==> inputs of wip/violet <==
Design arbiter_puf, start of the top module:
module arbiter_puf #(parameter challenge_size = 8, response_width = 24)
					(input logic [challenge_size-1 : 0] challenge,
					input logic clk, reset,
					output logic [response_width-1 : 0] response);
make LEC_CHECK=0 CAP_MARGIN=20 CORE_MARGIN=2 CORE_UTILIZATION=65 SETUP_SLACK_MARGIN=0.74 SLEW_MARGIN=20 finish   # period 4.4 ns
run.sh (not shown) runs the stock make flow with config.mk's settings and CLKGATE_MAP_FILE=.
==> wip/maple (differences from wip/violet) <==
--- a/flow/config.mk
+++ b/flow/config.mk
@@ -6,7 +6,11 @@
 export NUM_CORES = 4
 export LEC_CHECK = 0
+export ABC_AREA = 1
 export CAP_MARGIN = 20
+export CELL_PAD_IN_SITES_GLOBAL_PLACEMENT = 1
 export CORE_MARGIN = 2
-export CORE_UTILIZATION = 65
-export SETUP_SLACK_MARGIN = 0.74
-export SLEW_MARGIN = 20
+export CORE_UTILIZATION = 59
+export CTS_CLUSTER_DIAMETER = 30
+export GPL_ROUTABILITY_DRIVEN = 0
+export SLEW_MARGIN = 0
+export TNS_END_PERCENT = 30
==> flow/constraint.sdc (replaced) <==
create_clock -name core_clock -period 8.0 [get_ports {clk}]
set_input_delay 1.6000 -clock core_clock [delete_from_list [all_inputs] [get_ports {clk}]]
set_output_delay 1.6000 -clock core_clock [all_outputs]
set_load 0.01 [all_outputs]
==> results_dict.tcl <==
# implementation run metrics
set metrics [dict create \
    comb_share_pct 41.8 \
    grt_pass1_wl_um 531000 \
    synthAdderAreaFrac_pct 0.0132 \
    comb_area_sq_um 86800 \
    vias 90600 \
    inv_count 98 \
    status "finished clean" \
    timing.rr.end "c0.c4.d0.q" \
]
That was wip/violet.
==> results_dict.tcl <==
# implementation run metrics
set metrics [dict create \
    timing.rr.end "c1.c3.d0.q" \
    inv_count 194 \
    status "finished clean" \
    synthAdderAreaFrac_pct 0.0132 \
]
That was wip/maple.

---

==> 05-12 <==
Starting RTL as in the previous note.
==> flow/design.v (excerpt) <==
module arbiter_puf #(parameter challenge_size = 8, response_width = 24)
					(input logic [challenge_size-1 : 0] challenge,
					input logic clk, reset,
					output logic [response_width-1 : 0] response);
Settings: LEC_CHECK=0, CAP_MARGIN=20, CORE_MARGIN=2, CORE_UTILIZATION=70, CTS_CLUSTER_SIZE=19, PLACE_DENSITY_LB_ADDON=0.01, SETUP_SLACK_MARGIN=0.88, SLEW_MARGIN=20; clock period 3.45 ns.
==> 07-24: changes against 05-12 <==
--- a/flow/config.mk
+++ b/flow/config.mk
@@ -7,8 +7,8 @@
 export LEC_CHECK = 0
 export CAP_MARGIN = 20
 export CORE_MARGIN = 2
-export CORE_UTILIZATION = 70
+export CORE_UTILIZATION = 72
 export CTS_CLUSTER_SIZE = 19
 export PLACE_DENSITY_LB_ADDON = 0.01
-export SETUP_SLACK_MARGIN = 0.88
+export SETUP_SLACK_MARGIN = 0.62
 export SLEW_MARGIN = 20
==> flow/constraint.sdc (replaced) <==
create_clock -name core_clock -period 2.15 [get_ports {clk}]
set_input_delay 0.4300 -clock core_clock [delete_from_list [all_inputs] [get_ports {clk}]]
set_output_delay 0.4300 -clock core_clock [all_outputs]
set_load 0.01 [all_outputs]
==> 06-25: changes against 05-12 <==
==> flow/config.mk (replaced) <==
export PLATFORM = sky130hd
export DESIGN_NAME = arbiter_puf
export DESIGN_NICKNAME = arbiter_puf
export VERILOG_FILES = /design/flow/design.v
export SDC_FILE = /design/flow/constraint.sdc
export NUM_CORES = 4
export LEC_CHECK = 0
export ABC_AREA = 1
export CAP_MARGIN = 20
export CORE_MARGIN = 2
export CORE_UTILIZATION = 72
export CTS_CLUSTER_DIAMETER = 227
export CTS_CLUSTER_SIZE = 15
export GPL_ROUTABILITY_DRIVEN = 0
export HOLD_SLACK_MARGIN = 0.29
export PLACE_DENSITY_LB_ADDON = 0.01
export SETUP_SLACK_MARGIN = 0.63
export SLEW_MARGIN = 40
==> flow/constraint.sdc (replaced) <==
create_clock -name core_clock -period 2.15 [get_ports {clk}]
set_input_delay 0.4300 -clock core_clock [delete_from_list [all_inputs] [get_ports {clk}]]
set_output_delay 0.4300 -clock core_clock [all_outputs]
set_load 0.01 [all_outputs]
==> summary of the runs <==
The lowest core utilization belongs to 05-12, the highest to 07-24. Critical path depth is the same in 07-24 and 05-12. The combinational power of 06-25 is 3.1 times that of 05-12. The highest clock power belongs to 07-24, the lowest to 05-12. Synthesized cell count is the same in 07-24 and 05-12. In 05-12 the register-to-register slack is better than in 07-24, by 840 ps. 07-24 passed the timing, design-rule and antenna checks. 06-25 passed the timing, design-rule and antenna checks. 05-12 finished with timing, DRC and antenna clean. Between 06-25 and 07-24, the lower synthesized area is in 07-24 (gap 0.24%, measured against 07-24). First-iteration DRC count, highest first: 07-24, 06-25, 05-12. Routed wire length: 06-25 > 07-24 > 05-12.
==> figures <==
quantity                                                07-24         06-25        05-12
Status                               timing/DRC/antenna clean  timing/DRC/antenna clean  timing/DRC/antenna clean
Met2 track demand over resource                         0.426         0.413        0.394
DR iter-0 viols                                          3614          3600         3464
Total via count after detailed routing                  92500         93200        91300
MUX area fraction                                     0.00764             0      0.00764
Sum of routed wire length over all layers              320 mm        322 mm       312 mm
Count of non-filler cells in the finished layout        18300         18200        18200
WP data arrival                                       1450 ps       1430 ps      1800 ps
Yosys adder share                                    0.000132      0.000132     0.000132
Routability Congestion                                  0.790             -        0.788
Dpl ws                                                 194 ps        494 ps      1150 ps
Number of nets in the synthesized netlist               14200         14500        14200
Origin of the worst setup path                    response[0]  response[14]  response[5]
Met2 wire len                                          162 mm        161 mm       155 mm
Vias per Instance                                        5.06          5.11         5.01
Placeable core region                              262000 um2    263000 um2   270000 um2
Register fraction of the total cell area                0.484         0.494        0.487
Cells after DPL                                         17500         17800        17500
Hold depth                                                  2             3            -

---

==> v14 <==
Starting RTL as in the previous note.
// arbiter_puf
module arbiter_puf #(parameter challenge_size = 8, response_width = 24)
					(input logic [challenge_size-1 : 0] challenge,
					input logic clk, reset,
					output logic [response_width-1 : 0] response);
Settings: LEC_CHECK=0, CAP_MARGIN=40, CELL_PAD_IN_SITES_DETAIL_PLACEMENT=0, CELL_PAD_IN_SITES_GLOBAL_PLACEMENT=2, CORE_ASPECT_RATIO=1.83, CORE_MARGIN=5, CORE_UTILIZATION=69, CTS_CLUSTER_DIAMETER=194, GPL_TIMING_DRIVEN=0, MAX_ROUTING_LAYER=met4, PLACE_DENSITY=0.58, SETUP_SLACK_MARGIN=1.43, SLEW_MARGIN=20, TNS_END_PERCENT=45; clock period 5.22 ns.
==> v5: changes against v14 <==
- CAP_MARGIN: 40 -> 20
- CELL_PAD_IN_SITES_DETAIL_PLACEMENT: 0 -> unset
- CELL_PAD_IN_SITES_GLOBAL_PLACEMENT: 2 -> unset
- CORE_ASPECT_RATIO: 1.83 -> unset
- CORE_MARGIN: 5 -> 2
- CORE_UTILIZATION: 69 -> 70
- CTS_CLUSTER_DIAMETER: 194 -> unset
- CTS_CLUSTER_SIZE: unset -> 44
- GPL_TIMING_DRIVEN: 0 -> unset
- MAX_ROUTING_LAYER: met4 -> unset
- PLACE_DENSITY: 0.58 -> unset
- SETUP_SLACK_MARGIN: 1.43 -> 0.69
- TNS_END_PERCENT: 45 -> unset
==> flow/constraint.sdc (replaced) <==
create_clock -name core_clock -period 3.76 [get_ports {clk}]
set_input_delay 0.7520 -clock core_clock [delete_from_list [all_inputs] [get_ports {clk}]]
set_output_delay 0.7520 -clock core_clock [all_outputs]
set_load 0.01 [all_outputs]
==> v19: changes against v14 <==
- ABC_AREA: unset -> 1
- CAP_MARGIN: 40 -> 35
- CELL_PAD_IN_SITES_GLOBAL_PLACEMENT: 2 -> 0
- CORE_ASPECT_RATIO: 1.83 -> unset
- CTS_CLUSTER_DIAMETER: 194 -> unset
- CTS_CLUSTER_SIZE: unset -> 58
- GPL_TIMING_DRIVEN: 0 -> 1
- MAX_ROUTING_LAYER: met4 -> met5
- MIN_ROUTING_LAYER: unset -> met1
- PLACE_DENSITY: 0.58 -> unset
- SETUP_SLACK_MARGIN: 1.43 -> -0.25
- TNS_END_PERCENT: 45 -> unset
==> flow/constraint.sdc (replaced) <==
create_clock -name core_clock -period 5.82 [get_ports {clk}]
set_input_delay 1.1640 -clock core_clock [delete_from_list [all_inputs] [get_ports {clk}]]
set_output_delay 1.1640 -clock core_clock [all_outputs]
set_load 0.01 [all_outputs]
==> results <==
quantity                                                                                        v19                           v14                                v5
Area of all placed cells without fillers                                                 0.208 mm^2                             -                        0.208 mm^2
Flop-to-flop setup slack                                                                    3.04 ns                             -                           1.38 ns
Post-Synthesis Cells                                                                          14.5k                         14.2k                             14.2k
Summed instance area of the synthesized netlist                                          0.190 mm^2                    0.190 mm^2                        0.190 mm^2
Remaining max-slew budget at the tightest pin                                                 0.320                             -                             0.321
Area fraction in compound gates after synthesis                                             0.00616                      0.000468                          0.000468
Critical Path Fanout Max                                                                          2                             -                                 2
RSZ-0062 raised after global routing                                                             no                             -                                no
Critical path class                                                         flip-flop to output pin                             -           flip-flop to output pin
GR peak layer                                                                                  met2                             -                              met2
LEAKAGE                                                                                     80.0 nW                             -                           79.2 nW
Site row count                                                                                  192                           260                               191
Run status                                                                  complete, no violations     aborted with a tool error           complete, no violations
Last stage reached                                                                                -  global placement without I/O                                 -
WHS                                                                                        0.334 ns                             -                          0.181 ns
Relative area of clock buffers and inverters in the final design                             0.0655                             -                            0.0659
Number of antenna violations at the first check in global routing                                15                             -                                 6
Switching portion of total power                                                              0.208                             -                             0.206
Standard cell with the maximum stage delay on the critical path    sky130_fd_sc_hd__clkdlybuf4s50_1                             -  sky130_fd_sc_hd__clkdlybuf4s50_1

---

==> v2 <==
arbiter_puf again, from the RTL that the note above started with.
clock: 5.07 ns
lec_check: 0
abc_area: 0
cap_margin: 35
cell_pad_in_sites_detail_placement: 0
cell_pad_in_sites_global_placement: 0
core_margin: 2
core_utilization: 70
cts_cluster_size: 58
gpl_timing_driven: 1
max_routing_layer: met5
min_routing_layer: met1
slew_margin: 20
==> v35: changes against v2 <==
Settings changed: ABC_AREA 0 to default, CORE_MARGIN 2 to 5, CORE_UTILIZATION 70 to 72, CTS_CLUSTER_SIZE 58 to 70, SETUP_SLACK_MARGIN from default to 0.67.
==> flow/constraint.sdc (replaced) <==
create_clock -name core_clock -period 2.25 [get_ports {clk}]
set_input_delay 0.4500 -clock core_clock [delete_from_list [all_inputs] [get_ports {clk}]]
set_output_delay 0.4500 -clock core_clock [all_outputs]
set_load 0.01 [all_outputs]
==> qor summary <==
quantity                                                                         v2                     v35
Placer Congestion                                                             0.774                   0.787
Startpoint of the most critical setup path                              response[9]                      en
Worst slew margin                                                             36.0%                   48.5%
Slowest cell on the critical path                                   clkdlybuf4s50_1                  mux4_2
Insertion delay at the late pin of the worst-skew pair                      0.92 ns                 0.90 ns
Outcome                                                              finished clean          finished clean
Sort of element at the end of the critical path                      primary output               flip-flop
Req. time, crit path                                                        4.06 ns                 3.02 ns
Met2 Use GR                                                                   39.0%                   40.3%
Initial antenna violation count                                                   3                       6
Internal portion of total power                                             48.9 mW                  109 mW
# rows                                                                          191                     188
Fin nets                                                                     14,347                  14,448
Routed wire per std cell                                               17.0 microns            17.3 microns
PnR worst setup slack                                                       2.22 ns                0.294 ns
Total number of vias                                                         91,234                  92,304
Clock group power                                                           29.7 mW                 65.6 mW
Area occupied by multi-input gates                                     86,800 sq um            86,800 sq um
Non-Filler Instances                                                         18,233                  18,264
Buffers excl. clock                                                             119                     226
Largest net degree at the start of global routing                               159                     129
Overall power                                                               61.6 mW                  138 mW
Flop+latch power                                                            31.0 mW                 69.7 mW
Highest metal layer with signal wires                                          met4                    met5
Critical path start-end classification                  flip-flop to primary output  flip-flop to flip-flop

---

==> inputs of trial 94 <==
Starting RTL as in the previous note.
Settings: LEC_CHECK=0, CAP_MARGIN=20, CORE_MARGIN=2, CORE_UTILIZATION=65, CTS_CLUSTER_DIAMETER=384, HOLD_SLACK_MARGIN=0.29, SETUP_SLACK_MARGIN=0.93, SLEW_MARGIN=20, TNS_END_PERCENT=5; clock period 3.76 ns.
==> build 39 (differences from trial 94) <==
CORE_UTILIZATION = 72   (was 65)
CTS_CLUSTER_DIAMETER = default   (was 384)
HOLD_SLACK_MARGIN = default   (was 0.29)
PLACE_DENSITY = 0.39   (was default)
SETUP_SLACK_MARGIN = 0.4   (was 0.93)
TNS_END_PERCENT = 10   (was 5)
==> flow/constraint.sdc (replaced) <==
create_clock -name core_clock -period 2.2 [get_ports {clk}]
set_input_delay 0.4400 -clock core_clock [delete_from_list [all_inputs] [get_ports {clk}]]
set_output_delay 0.4400 -clock core_clock [all_outputs]
set_load 0.01 [all_outputs]
==> trial 95 (differences from trial 94) <==
CORE_UTILIZATION = 40   (was 65)
CTS_CLUSTER_DIAMETER = default   (was 384)
HOLD_SLACK_MARGIN = default   (was 0.29)
SETUP_SLACK_MARGIN = default   (was 0.93)
TNS_END_PERCENT = default   (was 5)
==> flow/constraint.sdc (replaced) <==
create_clock -name core_clock -period 3.86 [get_ports {clk}]
set_input_delay 0.7720 -clock core_clock [delete_from_list [all_inputs] [get_ports {clk}]]
set_output_delay 0.7720 -clock core_clock [all_outputs]
set_load 0.01 [all_outputs]
==> build 49 (differences from trial 94) <==
CORE_UTILIZATION = 40   (was 65)
CTS_CLUSTER_DIAMETER = default   (was 384)
HOLD_SLACK_MARGIN = default   (was 0.29)
SETUP_SLACK_MARGIN = default   (was 0.93)
TNS_END_PERCENT = default   (was 5)
==> flow/constraint.sdc (replaced) <==
create_clock -name core_clock -period 5.89 [get_ports {clk}]
set_input_delay 1.1780 -clock core_clock [delete_from_list [all_inputs] [get_ports {clk}]]
set_output_delay 1.1780 -clock core_clock [all_outputs]
set_load 0.01 [all_outputs]
==> comparison <==
The lowest final cell count belongs to build 39, the highest to trial 95.
Clock skew, highest first: build 49, trial 95, build 39, trial 94.
First-iteration DRC count: build 39 is higher than build 49 (about 1.6%).
Critical path depth is the same in trial 94 and trial 95.

---

==> inputs of garnet <==
arbiter_puf again, from the RTL that the note above started with.
## arbiter_puf
module arbiter_puf #(parameter challenge_size = 8, response_width = 24)
					(input logic [challenge_size-1 : 0] challenge,
					input logic clk, reset,
					output logic [response_width-1 : 0] response);
make LEC_CHECK=0 CAP_MARGIN=35 CELL_PAD_IN_SITES_DETAIL_PLACEMENT=0 CELL_PAD_IN_SITES_GLOBAL_PLACEMENT=1 CORE_MARGIN=5 CORE_UTILIZATION=46 CTS_CLUSTER_SIZE=70 GPL_TIMING_DRIVEN=1 MAX_ROUTING_LAYER=met5 MIN_ROUTING_LAYER=met2 SETUP_SLACK_MARGIN=-0.25 SLEW_MARGIN=20 finish   # period 6.32 ns
==> sierra: changes against garnet <==
- ABC_AREA: unset -> 0
- CELL_PAD_IN_SITES_GLOBAL_PLACEMENT: 1 -> 0
- CORE_MARGIN: 5 -> 2
- CORE_UTILIZATION: 46 -> 72
- CTS_CLUSTER_SIZE: 70 -> 58
- MIN_ROUTING_LAYER: met2 -> met1
- SETUP_SLACK_MARGIN: -0.25 -> unset
==> flow/constraint.sdc (replaced) <==
create_clock -name core_clock -period 5.07 [get_ports {clk}]
set_input_delay 1.0140 -clock core_clock [delete_from_list [all_inputs] [get_ports {clk}]]
set_output_delay 1.0140 -clock core_clock [all_outputs]
set_load 0.01 [all_outputs]
==> yarrow: changes against garnet <==
- CAP_MARGIN: 35 -> 20
- CELL_PAD_IN_SITES_DETAIL_PLACEMENT: 0 -> unset
- CELL_PAD_IN_SITES_GLOBAL_PLACEMENT: 1 -> unset
- CORE_MARGIN: 5 -> 2
- CORE_UTILIZATION: 46 -> 72
- CTS_CLUSTER_SIZE: 70 -> unset
- GPL_TIMING_DRIVEN: 1 -> unset
- MAX_ROUTING_LAYER: met5 -> unset
- MIN_ROUTING_LAYER: met2 -> unset
- PLACE_DENSITY: unset -> 0.39
- SETUP_SLACK_MARGIN: -0.25 -> unset
==> flow/constraint.sdc (replaced) <==
create_clock -name core_clock -period 2.97 [get_ports {clk}]
set_input_delay 0.5940 -clock core_clock [delete_from_list [all_inputs] [get_ports {clk}]]
set_output_delay 0.5940 -clock core_clock [all_outputs]
set_load 0.01 [all_outputs]
==> results <==
- Register-to-register slack, highest first: garnet, sierra, yarrow.
- Against garnet, the non-clock buffer count of yarrow is higher by 42.
- Of sierra and garnet, garnet has the higher setup slack (gap 1.2 ns).
- Sequential power: yarrow > sierra > garnet.
- Sequential share of layout area: sierra > yarrow > garnet.
- In sequential cell count, garnet and sierra do not differ.
- Between yarrow and sierra, the lower clock-buffer cell count is in sierra (gap 24).
- Global-route usage: sierra is lower than yarrow (0.074 points).
- The lowest worst hold slack belongs to yarrow, the highest to garnet.
Power figures rest on the tool's default switching activity, not on a simulated workload.
